## axi_gpio_expanded
module axi_gpio_expanded
#(
    parameter C_ALL_INPUTS        = 0,             
    parameter C_ALL_OUTPUTS       = 0,             
    parameter C_GPIO_WIDTH        = 32,            
    parameter C_DOUT_DEFAULT      = 32'h00000000,  
    parameter C_TRI_DEFAULT       = 32'hFFFFFFFF,  
    parameter C_IS_DUAL           = 1,             
    parameter C_ALL_INPUTS_2      = 0,             
    parameter C_ALL_OUTPUTS_2     = 0,             
    parameter C_GPIO2_WIDTH       = 32,            
    parameter C_DOUT_DEFAULT_2    = 32'h00000000,  
    parameter C_TRI_DEFAULT_2     = 32'hFFFFFFFF,  
    parameter C_INTERRUPT_PRESENT = 1              
)
(
    input logic ACLK,     
    input logic ARESETn,  
    input  logic              [8:2] AWADDR,    
    input  logic              [2:0] AWPROT,    
    input  logic                    AWVALID,   
    output logic                    AWREADY,   
    input  logic             [31:0] WDATA,   
    input  logic              [3:0] WSTRB,   
    input  logic                    WVALID,  
    output logic                    WREADY,  
    output logic              [1:0] BRESP,   
    output logic                    BVALID,  
    input  logic                    BREADY,  
    input  logic              [8:2] ARADDR,    
    input  logic              [2:0] ARPROT,    
    input  logic                    ARVALID,   
    output logic                    ARREADY,   
    output logic             [31:0] RDATA,   
    output logic              [1:0] RRESP,   
    output logic                    RVALID,  
    input  logic                    RREADY,  
    output logic ip2intc_irpt,                    
    input  logic  [C_GPIO_WIDTH-1:0] gpio_io_i,   
    output logic  [C_GPIO_WIDTH-1:0] gpio_io_o,   
    output logic  [C_GPIO_WIDTH-1:0] gpio_io_t,   
    input  logic [C_GPIO2_WIDTH-1:0] gpio2_io_i,  
    output logic [C_GPIO2_WIDTH-1:0] gpio2_io_o,  
    output logic [C_GPIO2_WIDTH-1:0] gpio2_io_t   
);
Size in the first run: about 1400 cells after synthesis, about 300 I/O pins.
clock: 4.06 ns
lec_check: 0
abc_area: 1
cap_margin: 20
core_margin: 2
core_utilization: 23
cts_cluster_diameter: 263
cts_cluster_size: 19
gpl_routability_driven: 0
hold_slack_margin: 0.2
max_routing_layer: met5
place_density_lb_addon: 0.17
slew_margin: 30
run.sh (not shown) runs the stock make flow with config.mk's settings and CLKGATE_MAP_FILE=.
The first run produced a clean layout.
==> next run, changes <==
- ABC_AREA: 1 -> not set
- CORE_UTILIZATION: 23 -> 11
- CTS_CLUSTER_DIAMETER: 263 -> not set
- CTS_CLUSTER_SIZE: 19 -> not set
- GPL_ROUTABILITY_DRIVEN: 0 -> not set
- HOLD_SLACK_MARGIN: 0.2 -> not set
- MAX_ROUTING_LAYER: met5 -> not set
- PLACE_DENSITY_LB_ADDON: 0.17 -> not set
- SLEW_MARGIN: 30 -> 20
- clock period: 4.06 -> 6.61 ns (I/O delays scaled with it)
=> The changed run completed with no timing, DRC or antenna violations; power goes down by 18%; via count goes down by 8.2%; global-route usage goes down by 5.2 points; design area goes up by 6.1%; hold slack stays flat; worst setup slack is better by 1700 ps; critical path depth goes up by 1; sequential power goes down by 38%; clock-buffer cell count goes up by 30.
==> next run, changes <==
- CORE_UTILIZATION: 11 -> 68
- CTS_CLUSTER_SIZE: not set -> 25
- HOLD_SLACK_MARGIN: not set -> 0.29
- clock period: 6.61 -> 1.88 ns (I/O delays scaled with it)
After rerunning: This time the run stopped in clock tree synthesis (4_1_cts), error DPL-0038. Die area fell by 83%. Synthesized cell count does not change. Area after synthesis stays the same.
==> next run, changes <==
- CORE_UTILIZATION: 68 -> 40
- CTS_CLUSTER_SIZE: 25 -> not set
- HOLD_SLACK_MARGIN: 0.29 -> not set
- clock period: 1.88 -> 3.04 ns (I/O delays scaled with it)
=> The new run went through all stages and came out clean; die size increases by about 70%; synthesized area stays the same; synthesized cell count does not change.
==> next run, changes <==
- CORE_UTILIZATION: 40 -> 65
- CTS_CLUSTER_SIZE: not set -> 33
- clock period: 3.04 -> 1.69 ns (I/O delays scaled with it)
This time the run did not get past global routing (5_1_grt) with DPL-0038; die area went down by 38%; synthesized cell count is unchanged; synthesized area stays the same.
==> next run, changes <==
- CORE_UTILIZATION: 65 -> 63
- CTS_CLUSTER_SIZE: 33 -> not set
- clock period: 1.69 -> 6.61 ns (I/O delays scaled with it)
The changed run ran to the end with no violations.
Synthesized area stays the same.
Synthesized cell count stays the same.
Die size went up by 3.1%.

* * *

== yarrow ==
Starting RTL as in the previous note.
Settings: LEC_CHECK=0, ABC_AREA=0, CAP_MARGIN=20, CELL_PAD_IN_SITES_DETAIL_PLACEMENT=0, CELL_PAD_IN_SITES_GLOBAL_PLACEMENT=0, CORE_ASPECT_RATIO=0.99, CORE_MARGIN=2, CORE_UTILIZATION=72, GPL_ROUTABILITY_DRIVEN=0, GPL_TIMING_DRIVEN=1, MAX_ROUTING_LAYER=met5, SETUP_SLACK_MARGIN=0.52, SLEW_MARGIN=20, TNS_END_PERCENT=5; clock period 1.73 ns.
Seen in the log of yarrow: DPL-0038 during clock tree synthesis (4_1_cts), after which the run never completed.
The following lists how willow was set up differently from yarrow:
Settings: HOLD_SLACK_MARGIN newly set to 0.3; SETUP_SLACK_MARGIN removed (was 0.52); CORE_ASPECT_RATIO changed from 0.99 to 1.01; CTS_CLUSTER_SIZE newly set to 74; TNS_END_PERCENT removed (was 5); CORE_UTILIZATION changed from 72 to 66.
[summary]
FAIL willow @ clock tree synthesis (4_1_cts): tool exited with error
Re post-synthesis share of cell area spent on and-or and or-and gates: no difference whatsoever between yarrow and willow.
Looking at area inside the core boundary across yarrow and willow, the one that comes out higher is willow.
Relative to yarrow, effective utilization at floorplan decreased by 5.5 points in willow.
willow against yarrow: post-DP HPWL fell 6.1 mm; width of the chip rose about 3.3%; area of the chip rose 1400 um^2; total placed cells including tap cells rose 38; summed standard-cell area reported by yosys about even.
Diff yarrow..willow | number of synthesized register bits | negligible

* * *

Starting RTL as in the previous note.
clock: 3.66 ns
lec_check: 0
cap_margin: 20
cell_pad_in_sites_detail_placement: 2
core_margin: 7
core_utilization: 64
cts_cluster_diameter: 209
cts_cluster_size: 97
gpl_routability_driven: 0
hold_slack_margin: -0.03
place_density_lb_addon: 0.13
setup_slack_margin: 1.08
slew_margin: 20
The baseline failed in detailed placement (3_5_place_dp).
Edit:
CELL_PAD_IN_SITES_DETAIL_PLACEMENT = not set   (was 2)
CORE_MARGIN = 2   (was 7)
CORE_UTILIZATION = 40   (was 64)
CTS_CLUSTER_DIAMETER = not set   (was 209)
CTS_CLUSTER_SIZE = not set   (was 97)
GPL_ROUTABILITY_DRIVEN = not set   (was 0)
HOLD_SLACK_MARGIN = not set   (was -0.03)
PLACE_DENSITY_LB_ADDON = not set   (was 0.13)
SETUP_SLACK_MARGIN = not set   (was 1.08)
clock period = 5.28 ns   (was 3.66 ns; I/O delays follow)
The new run produced a clean layout.
Synthesized area does not change.
Die size climbs by well over a third.
Synthesized cell count is unchanged.

* * *

## run A
axi_gpio_expanded again, from the RTL that the note above started with.
clock: 2.72 ns
lec_check: 0
cap_margin: 20
core_margin: 2
core_utilization: 72
cts_cluster_diameter: 231
cts_cluster_size: 45
place_density_lb_addon: 0.19
setup_slack_margin: 0.81
slew_margin: 20
tns_end_percent: 5
Tool error FLW-0024 stopped run A during 3_3_place_gp; no final results.
Relative to run A, the following input files were edited for run B:
Settings: removing PLACE_DENSITY_LB_ADDON (formerly 0.19); changing CORE_UTILIZATION from 72 to 40; changing SETUP_SLACK_MARGIN from 0.81 to 0.44; removing CTS_CLUSTER_DIAMETER (formerly 231); removing CTS_CLUSTER_SIZE (formerly 45); removing TNS_END_PERCENT (formerly 5); changing the clock period (ns, I/O delays scaled along) from 2.72 to 3.04.
### Flow results
Run B went all the way through the flow, and no timing, DRC or antenna check failed. Synthesized cell count came out exactly the same in run A and run B. Of run A and run B, the run reporting the lower vertical extent of the die was run A. | portion of netlist area occupied by mux cells | run A vs run B | ≈ equal |. Compare run A and run B | die size higher: run B.
> inputs changed (run B -> run C)
Settings: swapping 0.44 for -0.13 in SETUP_SLACK_MARGIN; swapping 40 for 61 in CORE_UTILIZATION; swapping 3.04 for 1.69 in the clock period (ns, I/O delays scaled along).
Notes after the runs:
Although run C finished all stages, its layout failed final checks on setup timing.
Diff run B -> run C: routed length on met2 shows an increase of about 15%; share of power burned in combinational logic shows an increase of 0.9 points.
Run C -> run B: count of inverters not on the clock network in the layout flat
The part of the power in the clock network reported for run C is smaller than that of run B by 1.6 points.
Against run B, run C comes in 2 lower on antenna diode count.
Tally of unique sky130hd cells used after synthesis: run B vs run C, no meaningful difference
Relative to run B, sequential share of layout area has gone down in run C.
The final instance area number comes out higher for run C vs run B.
Inputs modified between run C and run D:
Settings: an added CTS_CLUSTER_SIZE of 20; a change of CORE_UTILIZATION from 61 to 68; a deleted SETUP_SLACK_MARGIN that had been -0.13; a change of the clock period (ns, I/O delays scaled along) from 1.69 to 1.99.
--- outcome ---
What ended run D was a tool error in 5_1_grt; the run never finished.
Re number of buffers added to fix hold violations after cts: no difference whatsoever between run C and run D.
As far as total of buffers placed on input and output ports goes, run D and run C are indistinguishable; the numbers are identical.
Delta (run D minus run C): floorplan die width decreased by 7.0 microns relative to the old numbers, cell count after placement decreased by 56 relative to the old numbers, die boundary height decreased by 7.0 microns relative to the old numbers.

* * *

== job 6695 ==
axi_gpio_expanded again, from the RTL that the note above started with.
==> flow/config.mk <==
export PLATFORM = sky130hd
export DESIGN_NAME = axi_gpio_expanded
export DESIGN_NICKNAME = axi_gpio_expanded
export VERILOG_FILES = /design/flow/design.v
export SDC_FILE = /design/flow/constraint.sdc
export NUM_CORES = 4
export LEC_CHECK = 0
export ABC_AREA = 0
export CAP_MARGIN = 20
export CELL_PAD_IN_SITES_GLOBAL_PLACEMENT = 2
export CORE_MARGIN = 2
export CORE_UTILIZATION = 30
export CTS_CLUSTER_DIAMETER = 68
export PLACE_DENSITY_LB_ADDON = 0.22
export SETUP_SLACK_MARGIN = 0.39
export SLEW_MARGIN = 20
==> flow/constraint.sdc <==
create_clock -name core_clock -period 3.05 [get_ports {ACLK}]
set_input_delay 0.6100 -clock core_clock [delete_from_list [all_inputs] [get_ports {ACLK}]]
set_output_delay 0.6100 -clock core_clock [all_outputs]
set_load 0.01 [all_outputs]
The flow did not stop early for job 6695: all stages ran, and the layout cleared the timing, design-rule and antenna checks.
Relative to job 6695, the following input files were edited for job 5998:
Settings: removing CELL_PAD_IN_SITES_GLOBAL_PLACEMENT (formerly 2); changing CORE_UTILIZATION from 30 to 66; removing CTS_CLUSTER_DIAMETER (formerly 68); setting CTS_CLUSTER_SIZE to 62 for the first time; removing PLACE_DENSITY_LB_ADDON (formerly 0.22); removing ABC_AREA (formerly 0); removing SETUP_SLACK_MARGIN (formerly 0.39); changing the clock period (ns, I/O delays scaled along) from 3.05 to 4.09.
Findings:
- The flow did not stop early for job 5998: all stages ran, and the layout cleared the timing, design-rule and antenna checks.
- For clock buffer count in the final layout, dividing the value from job 5998 by the value from job 6695 gives 0.827.
- Job 5998 vs job 6695 — sequential power dropped about 25%.
- Job 6695 reports its worst setup path startpoint as WVALID while job 5998 reports AWADDR[4].
- Job 5998 and job 6695 ended up with roughly the same area of the multi-input gates.
- Delta(delay of the slowest cell on the worst path, job 5998 - job 6695) < 0
- met1 wire length shrinks by more than 10% when moving from job 6695 to job 5998.
- [compare] base=job 6695 new=job 5998: detailed-route via count now larger; cell area after layout saw a decrease; number of fill cells fell by 83%; sequential share of layout area now larger.
- Between job 5998 and job 6695, it is job 5998 whose combinational group share of total power is higher, by 0.4 points.
- Summary of the comparison: wire length after detailed routing is higher in job 5998, relative to job 6695.
What job 7494 does differently from job 5998 at the input level:
Settings: SETUP_SLACK_MARGIN now 1.0, previously not set; CTS_CLUSTER_SIZE no longer set, was 62; CORE_UTILIZATION now 64, was 66; the clock period (ns, I/O delays scaled along) now 3.39, was 4.09.
### Flow results
On multi-input logic portion of the cell area, job 7494 and job 5998 are basically level. Placer congestion estimate, job 7494 and job 5998: lower on job 7494. Job 7494 against job 5998; maximum resistive drop on vdd is up by more than 10%.

* * *

Setup of JK:
axi_gpio_expanded again, from the RTL that the note above started with.
Settings: LEC_CHECK=0, CAP_MARGIN=20, CORE_MARGIN=2, CORE_UTILIZATION=63, HOLD_SLACK_MARGIN=-0.09, SETUP_SLACK_MARGIN=-0.13, SLEW_MARGIN=20, TNS_END_PERCENT=5; clock period 1.69 ns.
Final checks on JK, whose flow otherwise completed, came back failing, citing negative setup slack.
Inputs modified between JK and MS:
Settings: TNS_END_PERCENT: 5 -> unset; CORE_UTILIZATION: 63 -> 30; SETUP_SLACK_MARGIN: -0.13 -> unset; HOLD_SLACK_MARGIN: -0.09 -> unset; the clock period (ns, I/O delays scaled along): 1.69 -> 3.04.
### Flow results
MS went all the way through synthesis, placement and routing and the layout is clean on timing, DRC and antenna. Power density relative to cell area, JK and MS: lower on MS. Max data arrival at the endpoint of the critical path across JK and MS: JK. In MS the global-route usage turned out 21 points lower than in JK. Diff JK -> MS | count of clock-buffer cells in the layout | up by more than 10%. The standard cells in MS occupy less silicon area than those in JK do. For flip-flop and latch area, MS and JK come out practically identical. Final standard cell utilization of the core, JK and MS: larger value in JK. Setup TNS: MS vs JK up 34.91 ns. MS ended up with more standard cells than JK.
## Diff of input files: AL against MS
Settings: changing CORE_UTILIZATION from 30 to 40; changing the clock period (ns, I/O delays scaled along) from 3.04 to 5.0.
==> comparison <==
- Delta (AL minus MS): met3 wire length saw a decrease; worst-case hold slack about even; total power saw a decrease.
- The end of the critical path comes out gpio.gpio2_io_t[29] in one run and gpio_io_t[16] in the other, namely in AL and MS respectively.
### AL -> TR
Settings: CORE_UTILIZATION changed from 40 to 59; CTS_CLUSTER_SIZE newly set to 38; HOLD_SLACK_MARGIN newly set to 0.29; the clock period (ns, I/O delays scaled along) changed from 5.0 to 1.69.
- Every stage of TR finished as expected; the final checks, on the other hand, flagged negative setup slack, which means the layout fails.
- Comparing TR and AL, the lower number of buffers and inverters on the critical path was measured on TR.
- Between AL and TR, part of the cycle the worst path needs increased.
- Core utilization ends up lower on AL.
- Total of fill cells in the finished design for TR: about 70% down relative to AL
- Going from AL to TR, sequential share of layout area shrank by 3.5 points; clock tree buffer count of the final layout decreased about 10%; total routed wirelength increased about 22%; synthesized netlist cell count did not really move.
- Lower transition at the pin with the smallest max-transition slack was reported by TR, not AL.
The inputs of PW differ from those of TR as listed below.
Settings: swapping 38 for 33 in CTS_CLUSTER_SIZE; swapping 59 for 68 in CORE_UTILIZATION; putting SETUP_SLACK_MARGIN at -0.13 where nothing was set.
### Flow results
Seen in the log of PW: DPL-0038 during 4_1_cts, after which the run never completed. Taking TR as the reference, in PW standard-cell row count -4, starting density of the core +10 points, cell area after placement ~0 delta, placed cell count -about 2.3%, yosys cell count ~0 delta. Area of the core in PW is 2600 µm² lower than in TR. Diff TR..PW | area after synthesis | unchanged. Setup slack at placement: PW < TR. As far as sequential cell area fraction in the yosys report goes, TR and PW are indistinguishable; the numbers are identical. The final reports for PW and TR show overall chip area lower in the former. In PW relative to TR, vertical die size had gone down by a few percent.

* * *

Starting RTL as in the previous note.
clock: 1.73 ns
lec_check: 0
abc_area: 0
cap_margin: 20
cell_pad_in_sites_detail_placement: 0
cell_pad_in_sites_global_placement: 0
core_aspect_ratio: 1.01
core_margin: 2
core_utilization: 70
gpl_routability_driven: 0
gpl_timing_driven: 1
max_routing_layer: met5
setup_slack_margin: 0.51
slew_margin: 20
The baseline ended with an error in clock tree synthesis on DPL-0038.
==> next run, changes <==
--- a/flow/config.mk
+++ b/flow/config.mk
@@ -13,3 +13,3 @@
 export CORE_MARGIN = 2
-export CORE_UTILIZATION = 70
+export CORE_UTILIZATION = 58
 export GPL_ROUTABILITY_DRIVEN = 0
@@ -17,3 +17,2 @@
 export MAX_ROUTING_LAYER = met5
-export SETUP_SLACK_MARGIN = 0.51
 export SLEW_MARGIN = 20
With this change the flow produced a layout that fails on negative setup slack. Synthesized area does not change. Synthesized cell count is unchanged. Die area increases by 20%.
==> next run, changes <==
--- a/flow/config.mk
+++ b/flow/config.mk
@@ -11,5 +11,6 @@
 export CELL_PAD_IN_SITES_GLOBAL_PLACEMENT = 0
-export CORE_ASPECT_RATIO = 1.01
+export CORE_ASPECT_RATIO = 0.99
 export CORE_MARGIN = 2
-export CORE_UTILIZATION = 58
+export CORE_UTILIZATION = 67
+export CTS_CLUSTER_SIZE = 37
 export GPL_ROUTABILITY_DRIVEN = 0
==> flow/constraint.sdc (replaced) <==
create_clock -name core_clock -period 1.87 [get_ports {ACLK}]
set_input_delay 0.3740 -clock core_clock [delete_from_list [all_inputs] [get_ports {ACLK}]]
set_output_delay 0.3740 -clock core_clock [all_outputs]
set_load 0.01 [all_outputs]
What happened: The new run never finished: it broke off in global routing, error GRT-0116. Area after synthesis does not change. Die size decreases by roughly a tenth. Synthesized cell count does not change.
Power figures rest on the tool's default switching activity, not on a simulated workload.
